// DATAPATH_CON_PIPELINE
module DATAPATH_CON_PIPELINE(clk,reset,imem_addr,imem_rdata,dmem_addr,dmem_wdata,dmem_we,dmem_rdata);
input clk; 
input reset;
output [31:0] imem_addr;
input  [31:0] imem_rdata;
output [31:0] dmem_addr;
output [31:0] dmem_wdata;
output dmem_we;
input  [31:0] dmem_rdata;
wire [31:0] address_final; 
wire [31:0] Out_PC; 
wire [31:0] next_pc;
wire [31:0] Instruction; 
wire RegDst,Jump,MemtoReg,ALUsrc,RegWrite,Branch,BranchNe,ZeroExt; 
wire MemRead, MemWrite; 
wire [3:0] ALUOP;
wire [4:0] writereg;
wire [31:0] read_data1,read_data2;
wire [31:0] sign_extended;
wire [3:0] alucontrol;
wire [31:0] mux_alu;
wire [31:0] alu_result;
wire zero; 
wire [31:0] Jump_address;
wire [31:0] shift_left_branch;
wire [31:0] branch_pc;
wire [31:0] mux_branch_out;
wire [31:0] DM_mux;
wire [4:0] src_1_d_e,src_2_d_e;
wire [4:0] dest_d_e;
wire [31:0] reg1_d_e;
wire [31:0] reg2_d_e;
wire [31:0] imm_d_e;
wire branch_d_e,branchne_d_e;
wire MemtoReg_d_e,MemRead_d_e,MemWrite_d_e,RegWrite_d_e,ALUsrc_d_e;
wire [3:0] alucontrol_d_e;
wire [31:0] branch_pc_d_e;
wire [4:0] dest_e_m;
wire MemWrite_e_m,MemtoReg_e_m,RegWrite_e_m;
wire [31:0] alu_result_e_m,store_data_e_m;
wire [4:0] dest_m_w;
wire RegWrite_m_w;
wire [31:0] result_m_w;
wire [31:0] PC_F_D,inst_F_D;
wire [1:0] val1,val2;
wire hazard_detected;
wire [31:0] val_1_mux_forw,val_2_mux_forw;
wire branch_taken;
wire use_src1,use_src2;
assign imem_addr = Out_PC;
assign Instruction = imem_rdata;
PC #(32)call_pc(.clk(clk),.reset(reset),.en(~hazard_detected | branch_taken),.d(next_pc),.q(Out_PC));
adder_pc call_adder_pc(.pc(Out_PC),.pc_add(address_final));
mux2_1 call_mux2_1_jump(.a(Jump_address),.b(address_final),.sel(Jump),.out(mux_branch_out));
mux2_1 call_mux2_1_branch(.a(branch_pc_d_e),.b(mux_branch_out),.sel(branch_taken),.out(next_pc));
F_D call_F_D(.clk(clk),.rst(reset),.STALL(hazard_detected),.FLUSH(branch_taken | Jump),.PCIn(address_final),.instructionIn(Instruction),.PC(PC_F_D),.instruction(inst_F_D));
  ...
For scale: roughly 4600 cells after synthesis, ~160 I/O pins.
clock: 4.03 ns
lec_check: 0
cap_margin: 40
core_margin: 2
core_utilization: 70
cts_cluster_diameter: 381
cts_cluster_size: 14
max_routing_layer: met4
slew_margin: 20
run.sh (not shown) runs the stock make flow with config.mk's settings and CLKGATE_MAP_FILE=.
The starting point aborted during global routing, error ODB-0269.
Change:
- CAP_MARGIN: 40 -> 20
- CELL_PAD_IN_SITES_GLOBAL_PLACEMENT: unset -> 3
- CORE_ASPECT_RATIO: unset -> 1.05
- CORE_UTILIZATION: 70 -> 30
- CTS_CLUSTER_DIAMETER: 381 -> unset
- CTS_CLUSTER_SIZE: 14 -> unset
- GPL_ROUTABILITY_DRIVEN: unset -> 0
- MIN_ROUTING_LAYER: unset -> met2
- PLACE_DENSITY_LB_ADDON: unset -> 0.15
- clock period: 4.03 -> 8.17 ns (I/O delays scaled with it)
What happened: With this change the flow passed the timing, design-rule and antenna checks. Die area is higher by about 130%. Synthesized cell count stays the same. Area after synthesis does not change.
Change:
- CELL_PAD_IN_SITES_GLOBAL_PLACEMENT: 3 -> unset
- CORE_ASPECT_RATIO: 1.05 -> unset
- CORE_UTILIZATION: 30 -> 72
- CTS_CLUSTER_SIZE: unset -> 32
- GPL_ROUTABILITY_DRIVEN: 0 -> unset
- HOLD_SLACK_MARGIN: unset -> 0.28
- MAX_ROUTING_LAYER: met4 -> unset
- MIN_ROUTING_LAYER: met2 -> unset
- PLACE_DENSITY: unset -> 0.64
- PLACE_DENSITY_LB_ADDON: 0.15 -> unset
- clock period: 8.17 -> 4.45 ns (I/O delays scaled with it)
Result: With this change the flow did not get past global routing; die size fell by 58%; synthesized cell count is unchanged; synthesized area is unchanged.
Change:
- CORE_UTILIZATION: 72 -> 46
- CTS_CLUSTER_SIZE: 32 -> unset
- HOLD_SLACK_MARGIN: 0.28 -> unset
- PLACE_DENSITY: 0.64 -> unset
- clock period: 4.45 -> 6.9 ns (I/O delays scaled with it)
Now the flow finished with timing, DRC and antenna clean. Die area rises by well over a third. Synthesized cell count is unchanged. Synthesized area does not change.
Change:
- CAP_MARGIN: 20 -> 40
- CORE_UTILIZATION: 46 -> 72
- clock period: 6.9 -> 4.02 ns (I/O delays scaled with it)
After rerunning: The changed run aborted during global routing. Synthesized area does not change. Die size came out lower by about 36%. Synthesized cell count is unchanged.


Starting RTL as in the previous note.
Design DATAPATH_CON_PIPELINE, start of the top module:
module DATAPATH_CON_PIPELINE(clk,reset,imem_addr,imem_rdata,dmem_addr,dmem_wdata,dmem_we,dmem_rdata);
input clk; 
input reset;
output [31:0] imem_addr;
input  [31:0] imem_rdata;
output [31:0] dmem_addr;
output [31:0] dmem_wdata;
output dmem_we;
input  [31:0] dmem_rdata;
wire [31:0] address_final; 
wire [31:0] Out_PC; 
wire [31:0] next_pc;
wire [31:0] Instruction; 
wire RegDst,Jump,MemtoReg,ALUsrc,RegWrite,Branch,BranchNe,ZeroExt; 
wire MemRead, MemWrite; 
wire [3:0] ALUOP;
wire [4:0] writereg;
wire [31:0] read_data1,read_data2;
wire [31:0] sign_extended;
wire [3:0] alucontrol;
wire [31:0] mux_alu;
wire [31:0] alu_result;
wire zero; 
wire [31:0] Jump_address;
wire [31:0] shift_left_branch;
wire [31:0] branch_pc;
wire [31:0] mux_branch_out;
wire [31:0] DM_mux;
wire [4:0] src_1_d_e,src_2_d_e;
wire [4:0] dest_d_e;
wire [31:0] reg1_d_e;
wire [31:0] reg2_d_e;
wire [31:0] imm_d_e;
wire branch_d_e,branchne_d_e;
wire MemtoReg_d_e,MemRead_d_e,MemWrite_d_e,RegWrite_d_e,ALUsrc_d_e;
wire [3:0] alucontrol_d_e;
wire [31:0] branch_pc_d_e;
wire [4:0] dest_e_m;
wire MemWrite_e_m,MemtoReg_e_m,RegWrite_e_m;
wire [31:0] alu_result_e_m,store_data_e_m;
wire [4:0] dest_m_w;
wire RegWrite_m_w;
wire [31:0] result_m_w;
wire [31:0] PC_F_D,inst_F_D;
wire [1:0] val1,val2;
wire hazard_detected;
wire [31:0] val_1_mux_forw,val_2_mux_forw;
wire branch_taken;
wire use_src1,use_src2;
assign imem_addr = Out_PC;
assign Instruction = imem_rdata;
PC #(32)call_pc(.clk(clk),.reset(reset),.en(~hazard_detected | branch_taken),.d(next_pc),.q(Out_PC));
adder_pc call_adder_pc(.pc(Out_PC),.pc_add(address_final));
mux2_1 call_mux2_1_jump(.a(Jump_address),.b(address_final),.sel(Jump),.out(mux_branch_out));
mux2_1 call_mux2_1_branch(.a(branch_pc_d_e),.b(mux_branch_out),.sel(branch_taken),.out(next_pc));
F_D call_F_D(.clk(clk),.rst(reset),.STALL(hazard_detected),.FLUSH(branch_taken | Jump),.PCIn(address_final),.instructionIn(Instruction),.PC(PC_F_D),.instruction(inst_F_D));
Register_File call_RF(.clk(clk),.readreg1(inst_F_D[25:21]),.readreg2(inst_F_D[20:16]),
.writereg(dest_m_w),.writedata(result_m_w),.read_data1(read_data1),.read_data2(read_data2),.regwrite(RegWrite_m_w));
assign use_src1 = (inst_F_D[31:26] != 6'b000010) && (inst_F_D[31:26] != 6'b001111);
  ...
clock: 3.96 ns
lec_check: 0
cap_margin: 20
cell_pad_in_sites_detail_placement: 2
cell_pad_in_sites_global_placement: 2
core_margin: 2
core_utilization: 29
cts_cluster_diameter: 130
gpl_timing_driven: 0
max_routing_layer: met4
place_density_lb_addon: 0.18
setup_slack_margin: 0.69
slew_margin: 20
The first run reached the layout checks and failed them: negative setup slack.
Edit:
==> flow/config.mk (replaced) <==
export PLATFORM = sky130hd
export DESIGN_NAME = DATAPATH_CON_PIPELINE
export DESIGN_NICKNAME = DATAPATH_CON_PIPELINE
export VERILOG_FILES = /design/flow/design.v
export SDC_FILE = /design/flow/constraint.sdc
export NUM_CORES = 4
export LEC_CHECK = 0
export CAP_MARGIN = 20
export CORE_MARGIN = 2
export CORE_UTILIZATION = 40
export SLEW_MARGIN = 20
==> flow/constraint.sdc (replaced) <==
create_clock -name core_clock -period 7.5 [get_ports {clk}]
set_input_delay 1.5000 -clock core_clock [delete_from_list [all_inputs] [get_ports {clk}]]
set_output_delay 1.5000 -clock core_clock [all_outputs]
set_load 0.01 [all_outputs]
Effect: Now the flow finished clean; sequential power went down by well over a third; cell area goes down by roughly a tenth; worst setup slack improved by 1.9 ns.


Starting RTL as in the previous note.
==> flow/config.mk <==
export PLATFORM = sky130hd
export DESIGN_NAME = DATAPATH_CON_PIPELINE
export DESIGN_NICKNAME = DATAPATH_CON_PIPELINE
export VERILOG_FILES = /design/flow/design.v
export SDC_FILE = /design/flow/constraint.sdc
export NUM_CORES = 4
export LEC_CHECK = 0
export ABC_AREA = 0
export CAP_MARGIN = 20
export CELL_PAD_IN_SITES_DETAIL_PLACEMENT = 2
export CELL_PAD_IN_SITES_GLOBAL_PLACEMENT = 2
export CORE_ASPECT_RATIO = 0.83
export CORE_MARGIN = 5
export CORE_UTILIZATION = 43
export CTS_CLUSTER_DIAMETER = 99
export GPL_ROUTABILITY_DRIVEN = 0
export GPL_TIMING_DRIVEN = 0
export HOLD_SLACK_MARGIN = 0.3
export MAX_ROUTING_LAYER = met4
export SLEW_MARGIN = 30
==> flow/constraint.sdc <==
create_clock -name core_clock -period 7.5 [get_ports {clk}]
set_input_delay 1.5000 -clock core_clock [delete_from_list [all_inputs] [get_ports {clk}]]
set_output_delay 1.5000 -clock core_clock [all_outputs]
set_load 0.01 [all_outputs]
The starting point completed without violations.
Edit:
ABC_AREA = not set   (was 0)
CELL_PAD_IN_SITES_DETAIL_PLACEMENT = 1   (was 2)
CELL_PAD_IN_SITES_GLOBAL_PLACEMENT = not set   (was 2)
CORE_ASPECT_RATIO = not set   (was 0.83)
CORE_MARGIN = 2   (was 5)
CORE_UTILIZATION = 40   (was 43)
CTS_CLUSTER_DIAMETER = 20   (was 99)
GPL_ROUTABILITY_DRIVEN = not set   (was 0)
GPL_TIMING_DRIVEN = not set   (was 0)
HOLD_SLACK_MARGIN = not set   (was 0.3)
MAX_ROUTING_LAYER = not set   (was met4)
SLEW_MARGIN = 20   (was 30)
Outcome:
- wire length decreases by 8.7%
- via count increases by 3.1%
- cell area increases by 11%
- count of clock-buffer cells in the layout increases by 339
- non-clock buffer count decreases by 295
- combinational power decreases by about 6%
- critical path depth decreases by 1
- total power increases by 63%
- setup slack gains 0.19 ns
- clock skew increases by 0.042 ns
Edit:
CELL_PAD_IN_SITES_DETAIL_PLACEMENT = not set   (was 1)
CORE_UTILIZATION = 70   (was 40)
CTS_CLUSTER_DIAMETER = not set   (was 20)
CTS_CLUSTER_SIZE = 40   (was not set)
HOLD_SLACK_MARGIN = 0.29   (was not set)
SETUP_SLACK_MARGIN = 1.11   (was not set)
clock period = 4.21 ns   (was 7.5 ns; I/O delays follow)
With this change the flow aborted during 5_1_grt.
Synthesized area does not change.
Synthesized cell count is unchanged.
Die area goes down by about 40%.
Edit:
CAP_MARGIN = 40   (was 20)
CORE_UTILIZATION = 66   (was 70)
CTS_CLUSTER_DIAMETER = 381   (was not set)
CTS_CLUSTER_SIZE = 14   (was 40)
HOLD_SLACK_MARGIN = not set   (was 0.29)
SETUP_SLACK_MARGIN = not set   (was 1.11)
clock period = 4.03 ns   (was 4.21 ns; I/O delays follow)
This time the run ran to the end with violations: negative setup slack; die area increases by about 6%; area after synthesis is unchanged; synthesized cell count does not change.


try-delta:
Starting RTL as in the previous note.
clock: 4.41 ns
lec_check: 0
abc_area: 1
cap_margin: 10
cell_pad_in_sites_detail_placement: 1
cell_pad_in_sites_global_placement: 3
core_aspect_ratio: 0.6
core_margin: 2
core_utilization: 40
cts_cluster_diameter: 307
cts_cluster_size: 17
gpl_timing_driven: 0
max_routing_layer: met5
min_routing_layer: met2
slew_margin: 20
The flow ended early for try-delta: it failed with a tool error in global routing.
#### Input delta (try-indigo over try-delta)
- clearing CELL_PAD_IN_SITES_DETAIL_PLACEMENT, which used to be 1
- clearing CELL_PAD_IN_SITES_GLOBAL_PLACEMENT, which used to be 3
- swapping 10 for 20 in CAP_MARGIN
- clearing MIN_ROUTING_LAYER, which used to be met2
- clearing CORE_ASPECT_RATIO, which used to be 0.6
- clearing GPL_TIMING_DRIVEN, which used to be 0
- clearing MAX_ROUTING_LAYER, which used to be met5
- clearing CTS_CLUSTER_DIAMETER, which used to be 307
- clearing ABC_AREA, which used to be 1
- clearing CTS_CLUSTER_SIZE, which used to be 17
- swapping 4.41 for 6.9 in the clock period (ns, I/O delays scaled along)
Findings:
Across try-delta and try-indigo, a clean result was obtained everywhere but in try-delta.
try-delta failed in global routing with GRT-0116.
On try-indigo: area share of and/or/nand/nor cells after synthesis is 10 points lower than what try-delta gave.
Summary of the comparison: area fraction in full adders, half adders and majority gates is higher in try-indigo, relative to try-delta.
Compared with try-delta, try-indigo shows a higher mux contribution to synthesized area.
Xor-xnor portion of the synthesized cell area in try-indigo vs try-delta: up 0.81 points
Going from try-delta to try-indigo, synthesized area -6.1%, area of the die now sits lower, yosys-reported design area after synthesis moved down.
In terms of count of input and output buffers, try-delta and try-indigo differ only marginally.
Chip height for try-indigo is higher than for try-delta.
~same initial core utilization in try-indigo and try-delta
Side by side, number of cells in the yosys synthesis report turned out lower in try-indigo than in try-delta.
--- input diff try-indigo..try-nickel ---
- HOLD_SLACK_MARGIN: unset -> 0.3
- CORE_MARGIN: 2 -> 5
- the clock period (ns, I/O delays scaled along): 6.9 -> 7.5
Notes after the runs:
try-nickel | status: complete | timing, DRC, antenna: pass. Compare try-indigo and try-nickel | setup slack of the worst register-to-register path higher: try-nickel. met1 track demand over resource came out lower on try-nickel than on try-indigo. From try-nickel to try-indigo, remaining design rule violation count did not move at all. try-nickel ends up with a arrival time of data at the critical path endpoint that is 490 ps higher than in try-indigo. On share of cell area taken by flip-flops and latches, try-indigo and try-nickel are basically level. Diff try-indigo -> try-nickel: finished layout cell area held steady, synthesis-to-finish area growth held, final critical path time including I/O delays and setup went up 480 ps, detailed-routed wire length on met2 went up by 1.4 mm.
Here is what was changed in the inputs of try-tundra compared with try-nickel.
- setting CTS_CLUSTER_SIZE to 14 for the first time
- changing CORE_UTILIZATION from 40 to 70
- changing CORE_MARGIN from 5 to 2
- changing CAP_MARGIN from 20 to 40
- changing the clock period (ns, I/O delays scaled along) from 7.5 to 4.51
try-tundra did not make it past global routing, where a tool error ended it.
try-tundra: width of the die is 110 microns lower than what try-nickel reported.
Delta (try-tundra minus try-nickel): overall chip area has decreased, share of async-settable or async-resettable flops after synthesis has remained practically unchanged, synthesized cell count has remained practically unchanged, total of flip-flops plus latches after synthesis has remained practically unchanged.
Changes observed in try-tundra relative to try-nickel: yosys stat chip area stayed essentially flat; number of cells in the design after placement now sits lower; number of gates resized after CTS picked up an extra 251.


Setup of run 1:
DATAPATH_CON_PIPELINE again, from the RTL that the note above started with.
Settings: LEC_CHECK=0, ABC_AREA=0, CAP_MARGIN=20, CELL_PAD_IN_SITES_DETAIL_PLACEMENT=1, CELL_PAD_IN_SITES_GLOBAL_PLACEMENT=2, CORE_MARGIN=5, CORE_UTILIZATION=43, CTS_CLUSTER_DIAMETER=99, GPL_TIMING_DRIVEN=0, HOLD_SLACK_MARGIN=0.3, MAX_ROUTING_LAYER=met4, SLEW_MARGIN=30; clock period 7.5 ns.
diff inputs: run 1 => run 2
- a deleted CTS_CLUSTER_DIAMETER that had been 99
- a deleted CELL_PAD_IN_SITES_DETAIL_PLACEMENT that had been 1
- a deleted GPL_TIMING_DRIVEN that had been 0
- a change of SLEW_MARGIN from 30 to 20
- a change of CORE_UTILIZATION from 43 to 70
- an added CTS_CLUSTER_SIZE of 37
- a deleted HOLD_SLACK_MARGIN that had been 0.3
- a change of CORE_MARGIN from 5 to 2
- a deleted CELL_PAD_IN_SITES_GLOBAL_PLACEMENT that had been 2
- a deleted ABC_AREA that had been 0
- a deleted MAX_ROUTING_LAYER that had been met4
- a change of the clock period (ns, I/O delays scaled along) from 7.5 to 4.23
[summary]
Run 2 failed in global routing with GRT-0232.
Between run 1 and run 2, the number of levels in the clock H-tree figures differ only marginally.
Run 1 -> run 2: synthesized instance count delta 0, exact match
Taking run 2 over run 1, the die height ratio works out to 0.77.
Summary — floorplan core density, run 2 relative to run 1: higher, by 27 points.
| post-placement setup slack | run 2 vs run 1 | 370 ps lower |
Comparing run 1 against run 2, there is no change at all in number of buffers between clock root and the deepest sink.
Die area sits lower in run 2 than in run 1.
Between run 1 and run 2, total instance count after detailed placement decreased.
Run 1 has a lower post-cts gate resize count than run 2.
When run 2 is set beside run 1, its area of the core turns out to be 39% smaller.
What run 3 does differently from run 2 at the input level:
- CORE_ASPECT_RATIO newly set to 1.05
- CORE_UTILIZATION changed from 70 to 71
- MIN_ROUTING_LAYER newly set to met1
- CELL_PAD_IN_SITES_GLOBAL_PLACEMENT newly set to 1
- MAX_ROUTING_LAYER newly set to met4
- GPL_ROUTABILITY_DRIVEN newly set to 1
- PLACE_DENSITY newly set to 0.64
- the clock period (ns, I/O delays scaled along) changed from 4.23 to 4.4
==> results <==
Taking run 2 over run 3, the post-cts gate resize count ratio works out to 1.8. Status for run 2 and run 3: no clean run. Run 3 is listed as incomplete: the tool reported an error in global routing and the run ended there. Run 2 never completed; the flow aborted with a tool error in global routing. Run 3 vs. run 2: number of placed instances, taps included shows a reduction of 103; share of synthesized cell area in and-or and or-and compound cells shows no meaningful change. Going from run 2 to run 3, cell count after synthesis ~0 delta, HPWL reported at the end of detailed placement decreased about 0.6%, chip area from the yosys synthesis statistics ~0 delta, floorplan net count stayed essentially flat. Compared with run 2, run 3 shows core area that has gone down slightly. Summary of run 3 over run 2: synthesized area neither gained nor lost much; height of the die climbed about 1.7%. Between run 2 and run 3, the overall die area is lower for run 3.
The following lists how run 4 was set up differently from run 3:
- changing CELL_PAD_IN_SITES_GLOBAL_PLACEMENT from 1 to 0
- removing PLACE_DENSITY (formerly 0.64)
- changing CTS_CLUSTER_SIZE from 37 to 50
- setting PLACE_DENSITY_LB_ADDON to 0.06 for the first time
Notes after the runs:
Between run 3 and run 4, the proportion of synthesized area in mux cells does not differ in any meaningful way. Flow for run 4 halted at clock tree synthesis, error code DPL-0033. Relative to run 3, the worst setup timing slack at the placement stage of run 4 is lower by 220 ps. Taking run 3 as the reference point, the global placement routability congestion of run 4 falls by 0.0087. Synthesized cell count across run 3 and run 4: no real change. Post-synthesis sequential element count: run 4 vs run 3 identical.
Modified inputs, run 5 compared to run 4
- CELL_PAD_IN_SITES_GLOBAL_PLACEMENT removed (was 0)
- CORE_ASPECT_RATIO removed (was 1.05)
- MIN_ROUTING_LAYER removed (was met1)
- CTS_CLUSTER_SIZE changed from 50 to 37
- CORE_UTILIZATION changed from 71 to 70
- GPL_ROUTABILITY_DRIVEN removed (was 1)
- PLACE_DENSITY_LB_ADDON removed (was 0.06)
- MAX_ROUTING_LAYER removed (was met4)
- the clock period (ns, I/O delays scaled along) changed from 4.4 to 4.36
==> results <==
- Number of cells in the design after placement, run 4 and run 5, lower one = run 4.
- Die size | run 5 above run 4
- Comparing run 5 against run 4, there is no change at all in XOR/XNOR share of the synthesized area.
- Comparing run 5 against run 4, there is no change at all in flip-flop and latch count after synthesis.
- Placeable core region (lower): run 4
- The number of cell instances after yosys synthesis was comparable across run 4 and run 5.
- Floorplan core density down 0.91 points in run 5 wrt run 4
- Run 5 terminated abnormally: global routing reported ODB-0269.
- Re die outline width: run 4 and run 5 aren't equal, and the lower value belongs to run 4.
Power figures rest on the tool's default switching activity, not on a simulated workload.
